Design BobTop, start of the top module:
module BobTop (
	clock,
	reset,
	rx,
	runway_override,
	emergency_override,
	tx,
	framing_error,
	runway_active,
	emergency,
	receiving,
	sending
);
make LEC_CHECK=0 ABC_AREA=1 CAP_MARGIN=20 CELL_PAD_IN_SITES_DETAIL_PLACEMENT=0 CELL_PAD_IN_SITES_GLOBAL_PLACEMENT=0 CORE_MARGIN=4 CORE_UTILIZATION=39 CTS_CLUSTER_DIAMETER=359 GPL_TIMING_DRIVEN=1 HOLD_SLACK_MARGIN=0.21 MAX_ROUTING_LAYER=met4 PLACE_DENSITY_LB_ADDON=0.19 SETUP_SLACK_MARGIN=1.33 SLEW_MARGIN=20 TNS_END_PERCENT=30 finish   # period 14.4 ns
run.sh (not shown) runs the stock make flow with config.mk's settings and CLKGATE_MAP_FILE=.
Change:
--- a/flow/config.mk
+++ b/flow/config.mk
@@ -12,10 +12,8 @@
 export CORE_MARGIN = 4
-export CORE_UTILIZATION = 39
-export CTS_CLUSTER_DIAMETER = 359
+export CORE_UTILIZATION = 71
+export CTS_CLUSTER_DIAMETER = 166
 export GPL_TIMING_DRIVEN = 1
-export HOLD_SLACK_MARGIN = 0.21
 export MAX_ROUTING_LAYER = met4
-export PLACE_DENSITY_LB_ADDON = 0.19
+export PLACE_DENSITY = 0.81
 export SETUP_SLACK_MARGIN = 1.33
 export SLEW_MARGIN = 20
-export TNS_END_PERCENT = 30
==> flow/constraint.sdc (replaced) <==
create_clock -name core_clock -period 9.82 [get_ports {clock}]
set_input_delay 1.9640 -clock core_clock [delete_from_list [all_inputs] [get_ports {clock}]]
set_output_delay 1.9640 -clock core_clock [all_outputs]
set_load 0.01 [all_outputs]
What happened:
- clock-buffer cell count increases by 3
- register-to-register slack degrades by 4600 ps
- worst hold slack degrades by 3.6 ps
- sequential power climbs by 47%
- area after synthesis stays the same
- global-route usage went up by 13 points
- combinational power grows by about 50%
- die area fell by 44%
Change:
==> flow/config.mk (replaced) <==
export PLATFORM = sky130hd
export DESIGN_NAME = BobTop
export DESIGN_NICKNAME = BobTop
export VERILOG_FILES = /design/flow/design.v
export SDC_FILE = /design/flow/constraint.sdc
export NUM_CORES = 4
export LEC_CHECK = 0
export ABC_AREA = 1
export CAP_MARGIN = 20
export CORE_MARGIN = 2
export CORE_UTILIZATION = 72
export CTS_CLUSTER_DIAMETER = 263
export PLACE_DENSITY_LB_ADDON = 0.01
export SETUP_SLACK_MARGIN = 2.84
export SLEW_MARGIN = 20
Outcome: Total power decreases by 3.5%. Die size decreases by 6.4%. Final area decreases by 0.76%. Via count decreases by 0.49%. Final cell count hardly moves.
Change:
--- a/flow/config.mk
+++ b/flow/config.mk
@@ -8,6 +8,7 @@
 export ABC_AREA = 1
-export CAP_MARGIN = 20
+export CAP_MARGIN = 0
 export CORE_MARGIN = 2
 export CORE_UTILIZATION = 72
-export CTS_CLUSTER_DIAMETER = 263
+export CTS_CLUSTER_DIAMETER = 203
+export CTS_CLUSTER_SIZE = 14
 export PLACE_DENSITY_LB_ADDON = 0.01
What happened: Final area falls by 1.3%; non-clock buffer count does not change; area after synthesis is unchanged; setup slack got worse by 15 ps; first-iteration DRC count falls by 1.1%; power falls by 5.0%; core utilization falls by 1.0 points; register-to-register slack improved by 30 ps; wire length falls by about 0.75%; clock power falls by about 20%.


Starting RTL as in the previous note.
Settings: LEC_CHECK=0, ABC_AREA=1, CAP_MARGIN=0, CORE_MARGIN=2, CORE_UTILIZATION=72, CTS_CLUSTER_DIAMETER=263, PLACE_DENSITY_LB_ADDON=0.01, SETUP_SLACK_MARGIN=2.84, SLEW_MARGIN=20; clock period 9.82 ns.
Edit:
Settings changed: CAP_MARGIN 0 to 20, CTS_CLUSTER_DIAMETER 263 to unset, CTS_CLUSTER_SIZE set to 14, PLACE_DENSITY_LB_ADDON 0.01 to 0.15, SETUP_SLACK_MARGIN 2.84 to 2.67.
Total power increases by a few percent; setup slack gets better by 22 ps; via count goes up slightly; global-route usage fell by 0.30 points; design area climbs slightly; fmax goes up slightly.
Edit:
Settings changed: CAP_MARGIN 20 to 0, CORE_ASPECT_RATIO set to 0.89, PLACE_DENSITY_LB_ADDON 0.15 to 0.02, SETUP_SLACK_MARGIN 2.67 to 2.86.
Result:
- The new run finished clean
- core utilization is lower by 0.34 points
- area after synthesis does not change
- via count is lower slightly
- power is lower by a few percent
- count of clock-buffer cells in the layout does not change
- combinational power is lower slightly
- setup slack is worse by 14 ps
- critical path depth is unchanged
- wire length is lower by a few percent
Edit:
Settings changed: CAP_MARGIN 0 to 20, CORE_ASPECT_RATIO 0.89 to unset, CTS_CLUSTER_DIAMETER set to 151, CTS_CLUSTER_SIZE 14 to unset, PLACE_DENSITY_LB_ADDON 0.02 to unset, SETUP_SLACK_MARGIN 2.86 to 2.91.
Result: Total power stays flat. Maximum frequency barely changes. Worst hold slack is better by 18 ps. Clock power hardly moves.


run 1:
Starting RTL as in the previous note.
==> flow/design.v (excerpt) <==
module BobTop (
	clock,
	reset,
	rx,
	runway_override,
	emergency_override,
	tx,
	framing_error,
	runway_active,
	emergency,
	receiving,
	sending
);
Settings: LEC_CHECK=0, ABC_AREA=1, CAP_MARGIN=20, CORE_ASPECT_RATIO=0.78, CORE_MARGIN=7, CORE_UTILIZATION=45, PLACE_DENSITY=0.36, SLEW_MARGIN=20, TNS_END_PERCENT=5; clock period 40.0 ns.
Run 1 | stages: all done | timing, DRC, antenna: all pass
Inputs modified between run 1 and run 2:
- CTS_CLUSTER_DIAMETER: unset -> 28
- ABC_AREA: 1 -> unset
- CORE_ASPECT_RATIO: 0.78 -> unset
- CORE_UTILIZATION: 45 -> 66
- HOLD_SLACK_MARGIN: unset -> -0.08
- CORE_MARGIN: 7 -> 2
- PLACE_DENSITY: 0.36 -> unset
- the clock period (ns, I/O delays scaled along): 40.0 -> 28.5
## What came out
On run 2: critical path depth is 1 higher than what run 1 gave.
For the cell area after layout, run 2 came in about 5% higher than run 1 did.
Run comparison: run 2 main logic family after synthesis simple AND/OR/NAND/NOR gates; run 1 main logic family after synthesis AND-OR/OR-AND gates
Run 2 against run 1: clock power +160%; data arrival time of the worst path has decreased; die area dropped about 40%.
Relative to run 1, inverter count of the layout excluding clock inverters has decreased by about 60% in run 2.
Diff run 1 and run 2: sequential share of layout area lower in run 2
[run 2] power after layout rose 110% relative to run 1
Going from run 1 to run 2, detailed-routed wire length on met3 shrank by about 20%; all-layer global routing usage now larger.
### run 2 -> run 3
- clearing TNS_END_PERCENT, which used to be 5
- swapping 66 for 72 in CORE_UTILIZATION
- clearing HOLD_SLACK_MARGIN, which used to be -0.08
- swapping 28 for 151 in CTS_CLUSTER_DIAMETER
- swapping 28.5 for 11.8 in the clock period (ns, I/O delays scaled along)
==> comparison <==
Diff run 3..run 2 | number of buffers between clock root and the deepest sink | unchanged. Delta (run 3 minus run 2): iteration count of the initial detailed-routing pass went down, setup slack lost 10000 ps, maximum VDD drop grew by 160%, total power up 96%, total track usage saw an increase. Comparing run 3 against run 2, there is no change at all in total of cells resized after clock tree synthesis. Compared with run 2, run 3 shows total die area lower by 8.1%.
### run 3 -> run 4
- changing CORE_UTILIZATION from 72 to 19
- removing CTS_CLUSTER_DIAMETER (formerly 151)
- changing the clock period (ns, I/O delays scaled along) from 11.8 to 50.7
- Every stage of the flow completed for run 4, and the final layout passed the timing, DRC and antenna checks.
- Max routed wire length across run 4 and run 3: run 4
- NOTE layout filler cell count run 3->run 4 increased by more than 100%
- [compare] base=run 3 new=run 4: transition time at the pin with the least slew margin -64 ps, wire length on met2 decreased 630 um, smallest setup slack after layout increased 23380 ps.
Inputs modified between run 4 and run 5:
- swapping 19 for 45 in CORE_UTILIZATION
- swapping 50.7 for 19.1 in the clock period (ns, I/O delays scaled along)
[summary]
Die size: higher on run 4. Run 5 vs run 4, switching power summed over all nets went up by 170%. Final cell area excluding filler cells of run 5 falls short of that of run 4 by a few percent. Run 5: flow completed, timing, DRC and antenna clean. In terms of reported leakage power, run 4 and run 5 differ only marginally. As of run 5, detailed route wirelength on metal2 had fallen slightly compared to run 4.
#### Input delta (run 6 over run 5)
- putting CTS_CLUSTER_SIZE at 97 where nothing was set
- swapping 45 for 63 in CORE_UTILIZATION
- putting SETUP_SLACK_MARGIN at 1.99 where nothing was set
- swapping 19.1 for 28.7 in the clock period (ns, I/O delays scaled along)
## What came out
The tap cell count reported for run 6 is smaller than that of run 5 by 123.
Taking run 6 over run 5, the die size ratio works out to 0.72.
Compared with run 5, in run 6 clock share of power moved down, final area moved down, count of standard-cell rows moved down, total routing usage reported by global routing moved up, power consumption moved down.
Final estimated routing congestion in global placement (higher): run 5
In the reports for run 5 and run 6, the smaller estimated wirelength of the detail-placed design belongs to run 6.


wip/maple:
BobTop again, from the RTL that the note above started with.
clock: 17.5 ns
lec_check: 0
cap_margin: 20
cell_pad_in_sites_detail_placement: 2
core_margin: 4
core_utilization: 28
hold_slack_margin: 0.01
max_routing_layer: met4
slew_margin: 40
wip/maple completed end to end with timing, DRC and antenna clean.
## Diff of input files: wip/quartz against wip/maple
# wip/maple
export LEC_CHECK = 0
export CAP_MARGIN = 20
export CELL_PAD_IN_SITES_DETAIL_PLACEMENT = 2
export CORE_MARGIN = 4
export CORE_UTILIZATION = 28
export HOLD_SLACK_MARGIN = 0.01
export MAX_ROUTING_LAYER = met4
export SLEW_MARGIN = 40
create_clock -name core_clock -period 17.5 [get_ports {clock}]
# wip/quartz
export LEC_CHECK = 0
export CAP_MARGIN = 20
export CORE_MARGIN = 2
export CORE_UTILIZATION = 45
export SLEW_MARGIN = 20
create_clock -name core_clock -period 40.0 [get_ports {clock}]
==> results <==
Re cell leakage power: wip/maple was higher than wip/quartz. Power per standard cell area: wip/quartz < wip/maple. Comparing wip/quartz and wip/maple, the lower clock-buffer cell count is on wip/quartz.
Power is estimated from default activity; no workload was simulated.
